Design median, start of the top module:
module median
#(
    parameter MEM_DATA_WIDTH = 32,
    parameter LUT_ADDR_WIDTH = 10,  
    parameter MEM_ADDR_WIDTH = 10,  
    parameter PIXEL_DATA_WIDTH = 8,
    parameter IMG_WIDTH  = 320,
    parameter IMG_HEIGHT = 320
)(
    input clk,  
    input rst_n,  
    input [31:0] word0,
    input [31:0] word1,
    input [31:0] word2,
    output [PIXEL_DATA_WIDTH-1:0] pixel1,
    output [PIXEL_DATA_WIDTH-1:0] pixel2,
    output [PIXEL_DATA_WIDTH-1:0] pixel3,
    output [PIXEL_DATA_WIDTH-1:0] pixel4,
    output [LUT_ADDR_WIDTH-1:0] raddr_a,
    output [LUT_ADDR_WIDTH-1:0] raddr_b,
    output [LUT_ADDR_WIDTH-1:0] raddr_c,
    output [MEM_ADDR_WIDTH-1:0] waddr
);
Size: ~3100 cells after synthesis, roughly 130 flip-flops, ~170 I/O pins, ~0.023 sq mm of cells after synthesis.
clock: 23.7 ns
lec_check: 0
cap_margin: 20
core_margin: 2
core_utilization: 72
cts_cluster_diameter: 95
cts_cluster_size: 14
place_density: 0.66
setup_slack_margin: -0.33
slew_margin: 20
run.sh (not shown) runs the stock make flow with config.mk's settings and CLKGATE_MAP_FILE=.
The first run failed in global routing.
Change:
--- a/flow/config.mk
+++ b/flow/config.mk
@@ -14 +14 @@
-export SETUP_SLACK_MARGIN = -0.33
+export SETUP_SLACK_MARGIN = 3.27
Result:
- The new run died in global routing with GRT-0232
- die area stays the same
- area after synthesis does not change
- synthesized cell count is unchanged
Change:
--- a/flow/config.mk
+++ b/flow/config.mk
@@ -10,5 +10 @@
-export CORE_UTILIZATION = 72
-export CTS_CLUSTER_DIAMETER = 95
-export CTS_CLUSTER_SIZE = 14
-export PLACE_DENSITY = 0.66
-export SETUP_SLACK_MARGIN = 3.27
+export CORE_UTILIZATION = 64
==> flow/constraint.sdc (replaced) <==
create_clock -name core_clock -period 14.2 [get_ports {clk}]
set_input_delay 2.8400 -clock core_clock [delete_from_list [all_inputs] [get_ports {clk}]]
set_output_delay 2.8400 -clock core_clock [all_outputs]
set_load 0.01 [all_outputs]
Outcome: Now the flow died in clock tree synthesis with DPL-0038; synthesized area stays the same; die size is higher by about 12%; synthesized cell count stays the same.
Change:
--- a/flow/config.mk
+++ b/flow/config.mk
@@ -7,0 +8 @@
+export ABC_AREA = 1
@@ -10 +11,2 @@
-export CORE_UTILIZATION = 64
+export CORE_UTILIZATION = 71
+export MAX_ROUTING_LAYER = met4
==> flow/constraint.sdc (replaced) <==
create_clock -name core_clock -period 21.6 [get_ports {clk}]
set_input_delay 4.3200 -clock core_clock [delete_from_list [all_inputs] [get_ports {clk}]]
set_output_delay 4.3200 -clock core_clock [all_outputs]
set_load 0.01 [all_outputs]
The new run passed the timing, DRC and antenna checks.
Synthesized cell count climbs by about a fifth.
Synthesized area drops by a few percent.
Die size drops by roughly a tenth.

* * *

Starting RTL as in the previous note.
// median
module median
#(
    parameter MEM_DATA_WIDTH = 32,
    parameter LUT_ADDR_WIDTH = 10,  
    parameter MEM_ADDR_WIDTH = 10,  
    parameter PIXEL_DATA_WIDTH = 8,
    parameter IMG_WIDTH  = 320,
    parameter IMG_HEIGHT = 320
)(
    input clk,  
    input rst_n,  
    input [31:0] word0,
    input [31:0] word1,
    input [31:0] word2,
    output [PIXEL_DATA_WIDTH-1:0] pixel1,
    output [PIXEL_DATA_WIDTH-1:0] pixel2,
    output [PIXEL_DATA_WIDTH-1:0] pixel3,
    output [PIXEL_DATA_WIDTH-1:0] pixel4,
    output [LUT_ADDR_WIDTH-1:0] raddr_a,
    output [LUT_ADDR_WIDTH-1:0] raddr_b,
    output [LUT_ADDR_WIDTH-1:0] raddr_c,
    output [MEM_ADDR_WIDTH-1:0] waddr
);
export LEC_CHECK = 0
export ABC_AREA = 1
export CAP_MARGIN = 15
export CELL_PAD_IN_SITES_DETAIL_PLACEMENT = 0
export CELL_PAD_IN_SITES_GLOBAL_PLACEMENT = 1
export CORE_ASPECT_RATIO = 0.58
export CORE_MARGIN = 2
export CORE_UTILIZATION = 51
export CTS_CLUSTER_DIAMETER = 181
export HOLD_SLACK_MARGIN = 0.09
export MAX_ROUTING_LAYER = met4
export MIN_ROUTING_LAYER = met1
export SETUP_SLACK_MARGIN = 5.0
export SLEW_MARGIN = 20
create_clock -name core_clock -period 30.0 [get_ports {clk}]
Next try:
CELL_PAD_IN_SITES_DETAIL_PLACEMENT = unset   (was 0)
CORE_ASPECT_RATIO = unset   (was 0.58)
CORE_UTILIZATION = 40   (was 51)
HOLD_SLACK_MARGIN = unset   (was 0.09)
Outcome:
- The changed run finished clean
- final cell count rose by 3.7%
- first-iteration DRC count shrinks by 45%
- utilization is lower by 13 points
- clock skew hardly moves
- clock-buffer cell count is unchanged
- design area rises by 0.37%
Next try:
CAP_MARGIN = 20   (was 15)
CELL_PAD_IN_SITES_GLOBAL_PLACEMENT = unset   (was 1)
CORE_ASPECT_RATIO = 0.5   (was unset)
CORE_UTILIZATION = 22   (was 40)
CTS_CLUSTER_DIAMETER = 184   (was 181)
CTS_CLUSTER_SIZE = 100   (was unset)
MAX_ROUTING_LAYER = unset   (was met4)
MIN_ROUTING_LAYER = unset   (was met1)
SETUP_SLACK_MARGIN = -0.85   (was 5.0)
=>
- final cell count came out higher by roughly a tenth
- via count came out lower slightly
- die area came out higher by well over a third
- worst setup slack is worse by 2300 ps
- core utilization came out lower by 21 points
- maximum frequency came out lower by a little under a tenth
- synthesized area is unchanged
- clock-buffer cell count came out higher by 3
- routed wire length came out higher slightly
Next try:
CORE_UTILIZATION = 44   (was 22)
SETUP_SLACK_MARGIN = unset   (was -0.85)
TNS_END_PERCENT = 5   (was unset)
Outcome: The new run passed the timing, DRC and antenna checks. Count of clock-buffer cells in the layout is unchanged. Synthesized cell count does not change. Area after synthesis is unchanged.
Next try:
CAP_MARGIN = 35   (was 20)
CELL_PAD_IN_SITES_DETAIL_PLACEMENT = 2   (was unset)
CORE_ASPECT_RATIO = unset   (was 0.5)
CORE_UTILIZATION = 40   (was 44)
CTS_CLUSTER_DIAMETER = 44   (was 184)
CTS_CLUSTER_SIZE = unset   (was 100)
GPL_ROUTABILITY_DRIVEN = 0   (was unset)
HOLD_SLACK_MARGIN = 0.23   (was unset)
SETUP_SLACK_MARGIN = 5.0   (was unset)
TNS_END_PERCENT = 80   (was 5)
This time the run failed in clock tree synthesis (4_1_cts), error DPL-0033.
Area after synthesis stays the same.
Synthesized cell count is unchanged.
Die area goes up by 9.6%.

* * *

Starting RTL as in the previous note.
Settings: LEC_CHECK=0, ABC_AREA=1, CAP_MARGIN=20, CORE_MARGIN=2, CORE_UTILIZATION=71, CTS_CLUSTER_DIAMETER=30, CTS_CLUSTER_SIZE=71, MAX_ROUTING_LAYER=met4, SLEW_MARGIN=20; clock period 17.6 ns.
The baseline failed in global routing.
Then changed:
- CORE_UTILIZATION: 71 -> 68
- CTS_CLUSTER_DIAMETER: 30 -> 227
- CTS_CLUSTER_SIZE: 71 -> not set
- clock period: 17.6 -> 17.9 ns (I/O delays scaled with it)
After rerunning:
- The changed run died in global routing
- synthesized area stays the same
- die area rose by a few percent
- synthesized cell count does not change
Then changed:
- CORE_UTILIZATION: 68 -> 72
- CTS_CLUSTER_DIAMETER: 227 -> 400
- CTS_CLUSTER_SIZE: not set -> 93
- MAX_ROUTING_LAYER: met4 -> not set
- clock period: 17.9 -> 12.4 ns (I/O delays scaled with it)
=> Now the flow aborted during detailed placement (DPL-0038). Die area fell by a few percent. Synthesized cell count stays the same. Area after synthesis is unchanged.

* * *

Starting RTL as in the previous note.
==> flow/design.v (excerpt) <==
module median
#(
    parameter MEM_DATA_WIDTH = 32,
    parameter LUT_ADDR_WIDTH = 10,  
    parameter MEM_ADDR_WIDTH = 10,  
    parameter PIXEL_DATA_WIDTH = 8,
    parameter IMG_WIDTH  = 320,
    parameter IMG_HEIGHT = 320
)(
    input clk,  
    input rst_n,  
    input [31:0] word0,
    input [31:0] word1,
    input [31:0] word2,
    output [PIXEL_DATA_WIDTH-1:0] pixel1,
    output [PIXEL_DATA_WIDTH-1:0] pixel2,
    output [PIXEL_DATA_WIDTH-1:0] pixel3,
    output [PIXEL_DATA_WIDTH-1:0] pixel4,
    output [LUT_ADDR_WIDTH-1:0] raddr_a,
    output [LUT_ADDR_WIDTH-1:0] raddr_b,
    output [LUT_ADDR_WIDTH-1:0] raddr_c,
    output [MEM_ADDR_WIDTH-1:0] waddr
);
Settings: LEC_CHECK=0, ABC_AREA=1, CAP_MARGIN=20, CELL_PAD_IN_SITES_GLOBAL_PLACEMENT=3, CORE_MARGIN=2, CORE_UTILIZATION=40, CTS_CLUSTER_DIAMETER=251, CTS_CLUSTER_SIZE=14, GPL_ROUTABILITY_DRIVEN=0, PLACE_DENSITY_LB_ADDON=0.1, SETUP_SLACK_MARGIN=-1.39, SLEW_MARGIN=20; clock period 30.0 ns.
The starting point ended with an error in global placement without I/O, error FLW-0024.
Then changed:
- CELL_PAD_IN_SITES_GLOBAL_PLACEMENT: 3 -> default
- CORE_ASPECT_RATIO: default -> 1.76
- CORE_UTILIZATION: 40 -> 22
- CTS_CLUSTER_DIAMETER: 251 -> 184
- CTS_CLUSTER_SIZE: 14 -> 100
- GPL_ROUTABILITY_DRIVEN: 0 -> default
- PLACE_DENSITY: default -> 0.82
- PLACE_DENSITY_LB_ADDON: 0.1 -> default
- SETUP_SLACK_MARGIN: -1.39 -> default
- SLEW_MARGIN: 20 -> 0
After rerunning: The new run passed the timing, DRC and antenna checks. Die size rose by 80%. Synthesized cell count stays the same. Area after synthesis does not change.
Then changed:
- ABC_AREA: 1 -> default
- CORE_ASPECT_RATIO: 1.76 -> default
- CORE_UTILIZATION: 22 -> 39
- PLACE_DENSITY: 0.82 -> default
- SLEW_MARGIN: 0 -> 20
- fmax came out lower by 8.5%
- flip-flop count does not change
- critical path depth came out higher by 10
- routed wire length came out higher by 1.5%
- design area came out higher by 3.4%
- hold slack gains 0.017 ns
Then changed:
- ABC_AREA: default -> 1
- CORE_ASPECT_RATIO: default -> 0.5
- CORE_UTILIZATION: 39 -> 69
- SETUP_SLACK_MARGIN: default -> -1.42
Flip-flop count does not change.
Design area went down by about 7%.
Worst hold slack hardly moves.
Maximum frequency goes up by 9.9%.
Clock skew grows by 0.0057 ns.
Die area falls by 45%.
Wire length went down by about 12%.
Setup slack gets better by 2.6 ns.
Then changed:
- CORE_ASPECT_RATIO: 0.5 -> 0.71
- CORE_UTILIZATION: 69 -> 22
- SETUP_SLACK_MARGIN: -1.42 -> default
Effect: Non-clock buffer count goes up by 2. Via count decreases by 3.3%. Setup slack gets worse by 0.17 ns. Wire length rises by 16%.

* * *

Setup of build 84:
Starting RTL as in the previous note.
// median
module median
#(
    parameter MEM_DATA_WIDTH = 32,
    parameter LUT_ADDR_WIDTH = 10,  
    parameter MEM_ADDR_WIDTH = 10,  
    parameter PIXEL_DATA_WIDTH = 8,
    parameter IMG_WIDTH  = 320,
    parameter IMG_HEIGHT = 320
)(
    input clk,  
    input rst_n,  
    input [31:0] word0,
    input [31:0] word1,
    input [31:0] word2,
    output [PIXEL_DATA_WIDTH-1:0] pixel1,
    output [PIXEL_DATA_WIDTH-1:0] pixel2,
    output [PIXEL_DATA_WIDTH-1:0] pixel3,
    output [PIXEL_DATA_WIDTH-1:0] pixel4,
    output [LUT_ADDR_WIDTH-1:0] raddr_a,
    output [LUT_ADDR_WIDTH-1:0] raddr_b,
    output [LUT_ADDR_WIDTH-1:0] raddr_c,
    output [MEM_ADDR_WIDTH-1:0] waddr
);
make LEC_CHECK=0 ABC_AREA=1 CAP_MARGIN=40 CELL_PAD_IN_SITES_DETAIL_PLACEMENT=1 CELL_PAD_IN_SITES_GLOBAL_PLACEMENT=3 CORE_ASPECT_RATIO=1.07 CORE_MARGIN=2 CORE_UTILIZATION=40 CTS_CLUSTER_DIAMETER=176 CTS_CLUSTER_SIZE=48 GPL_ROUTABILITY_DRIVEN=1 GPL_TIMING_DRIVEN=0 HOLD_SLACK_MARGIN=0.23 SETUP_SLACK_MARGIN=5.0 SLEW_MARGIN=20 TNS_END_PERCENT=80 finish   # period 16.8 ns
In the summary table, build 84 is marked failed, with error GPL-0301 raised in 3_1_place_gp_skip_io.
diff inputs: build 84 => build 19
Settings: a deleted CTS_CLUSTER_SIZE that had been 48; a change of CAP_MARGIN from 40 to 35; a change of CELL_PAD_IN_SITES_DETAIL_PLACEMENT from 1 to 2; a change of CTS_CLUSTER_DIAMETER from 176 to 274; a deleted CORE_ASPECT_RATIO that had been 1.07; a deleted CELL_PAD_IN_SITES_GLOBAL_PLACEMENT that had been 3; a change of the clock period (ns, I/O delays scaled along) from 16.8 to 30.0.
==> comparison <==
Each of build 19 and build 84 falls short of a clean finish.
In the summary table, build 84 is marked failed, with error GPL-0301 raised in 3_1_place_gp_skip_io.
Build 19 terminated abnormally: 4_1_cts reported DPL-0033.
As far as async set-or-reset flop fraction in the synthesized netlist goes, build 19 and build 84 are indistinguishable; the numbers are identical.
There was hardly any difference in area of the core between build 19 and build 84.
Die area: build 19 vs build 84, no meaningful difference
For build 85, these inputs were changed with respect to build 19:
Settings: CELL_PAD_IN_SITES_DETAIL_PLACEMENT no longer set, was 2; GPL_ROUTABILITY_DRIVEN no longer set, was 1; CTS_CLUSTER_DIAMETER now 44, was 274; TNS_END_PERCENT no longer set, was 80; GPL_TIMING_DRIVEN no longer set, was 0; HOLD_SLACK_MARGIN no longer set, was 0.23; ABC_AREA no longer set, was 1.
Results
Build 85 completed end to end with timing, DRC and antenna clean.
Die height grows by a few percent when moving from build 19 to build 85.
When build 85 is measured against build 19, its cell row count turns out 2 higher.
Floorplan check, build 85 vs build 19: die outline larger in build 85
Build 85 gives less adder-cell share of the synthesized area than build 19 did.
The placed standard-cell area of build 85 is higher than that of build 19.
Synthesized area ends up higher on build 85.
Going from build 19 to build 85, pre-CTS setup slack went down by 0.081 ns; part of the Yosys area used for sequential elements decreased 0.64 points; chip width went up; area figure in the yosys stat output increased about 5%; area fraction in mux cells picked up an extra 9.4 points.

* * *

== run 1 ==
Starting RTL as in the previous note.
Design median, start of the top module:
module median
#(
    parameter MEM_DATA_WIDTH = 32,
    parameter LUT_ADDR_WIDTH = 10,  
    parameter MEM_ADDR_WIDTH = 10,  
    parameter PIXEL_DATA_WIDTH = 8,
    parameter IMG_WIDTH  = 320,
    parameter IMG_HEIGHT = 320
)(
    input clk,  
    input rst_n,  
    input [31:0] word0,
    input [31:0] word1,
    input [31:0] word2,
    output [PIXEL_DATA_WIDTH-1:0] pixel1,
    output [PIXEL_DATA_WIDTH-1:0] pixel2,
    output [PIXEL_DATA_WIDTH-1:0] pixel3,
    output [PIXEL_DATA_WIDTH-1:0] pixel4,
    output [LUT_ADDR_WIDTH-1:0] raddr_a,
    output [LUT_ADDR_WIDTH-1:0] raddr_b,
    output [LUT_ADDR_WIDTH-1:0] raddr_c,
    output [MEM_ADDR_WIDTH-1:0] waddr
);
export LEC_CHECK = 0
export CAP_MARGIN = 20
export CORE_MARGIN = 6
export CORE_UTILIZATION = 58
export CTS_CLUSTER_DIAMETER = 89
export GPL_ROUTABILITY_DRIVEN = 0
export GPL_TIMING_DRIVEN = 1
export HOLD_SLACK_MARGIN = -0.02
export SLEW_MARGIN = 20
create_clock -name core_clock -period 20.1 [get_ports {clk}]
STATUS run=run 1 STAGES=ALL_DONE FINAL_CHECKS=FAILED CAUSE=negative setup slack
## Diff of input files: run 2 against run 1
Settings: GPL_TIMING_DRIVEN: 1 -> unset; CORE_UTILIZATION: 58 -> 40; CTS_CLUSTER_DIAMETER: 89 -> unset; CORE_MARGIN: 6 -> 2; HOLD_SLACK_MARGIN: -0.02 -> unset; GPL_ROUTABILITY_DRIVEN: 0 -> unset; the clock period (ns, I/O delays scaled along): 20.1 -> 29.3.
==> comparison <==
Among run 2 and run 1, a clean, completed layout was produced by run 2 alone. To summarise run 1: no stage aborted, but the layout did not pass its checks, failing on negative setup slack. Portion of the layout cell area used by non-clock buffers (higher): run 1. Summary of run 2 over run 1: number of non-clock buffers now smaller, share of the cycle needed by the critical path after routing fell by 18 points, count of TritonRoute iterations in the first routing pass has decreased. For run 2, the capturing element of the worst setup path was pixel4[0], unlike run 1, where it was pixel4[1].
Modified inputs, run 3 compared to run 2
Settings: setting ABC_AREA to 1 for the first time; setting CTS_CLUSTER_SIZE to 95 for the first time; changing CORE_UTILIZATION from 40 to 52; changing the clock period (ns, I/O delays scaled along) from 29.3 to 27.1.
Findings:
- Run 3 does worse than run 2 on first-iteration DRC count.
- Placeable core area, run 3 vs run 2: down by more than a quarter
- Diff run 2 -> run 3 | met1 global-route usage | increase of 6.7 points
- Relative slew slack delta (run 3 − run 2): favourable
- The setup slack after layout reported for run 3 is greater than that of run 2 by 0.80 ns.
- [compare] base=run 2 new=run 3: wire length the detailed router placed on met1 went down about 12%; fraction of synthesized cell area in xor and xnor cells down 1.1 points; Yosys chip area has decreased.
For run 4, these inputs were changed with respect to run 3:
Settings: swapping 52 for 72 in CORE_UTILIZATION; putting CTS_CLUSTER_DIAMETER at 66 where nothing was set; swapping 95 for 10 in CTS_CLUSTER_SIZE; swapping 27.1 for 12.4 in the clock period (ns, I/O delays scaled along).
Findings:
For run 4, the flow was terminated by a tool error in 3_5_place_dp and produced no final design. Diff run 4..run 3 | yosys stat chip area | unchanged. Die area, run 3 and run 4: higher on run 3. Core outline area (lower): run 4.
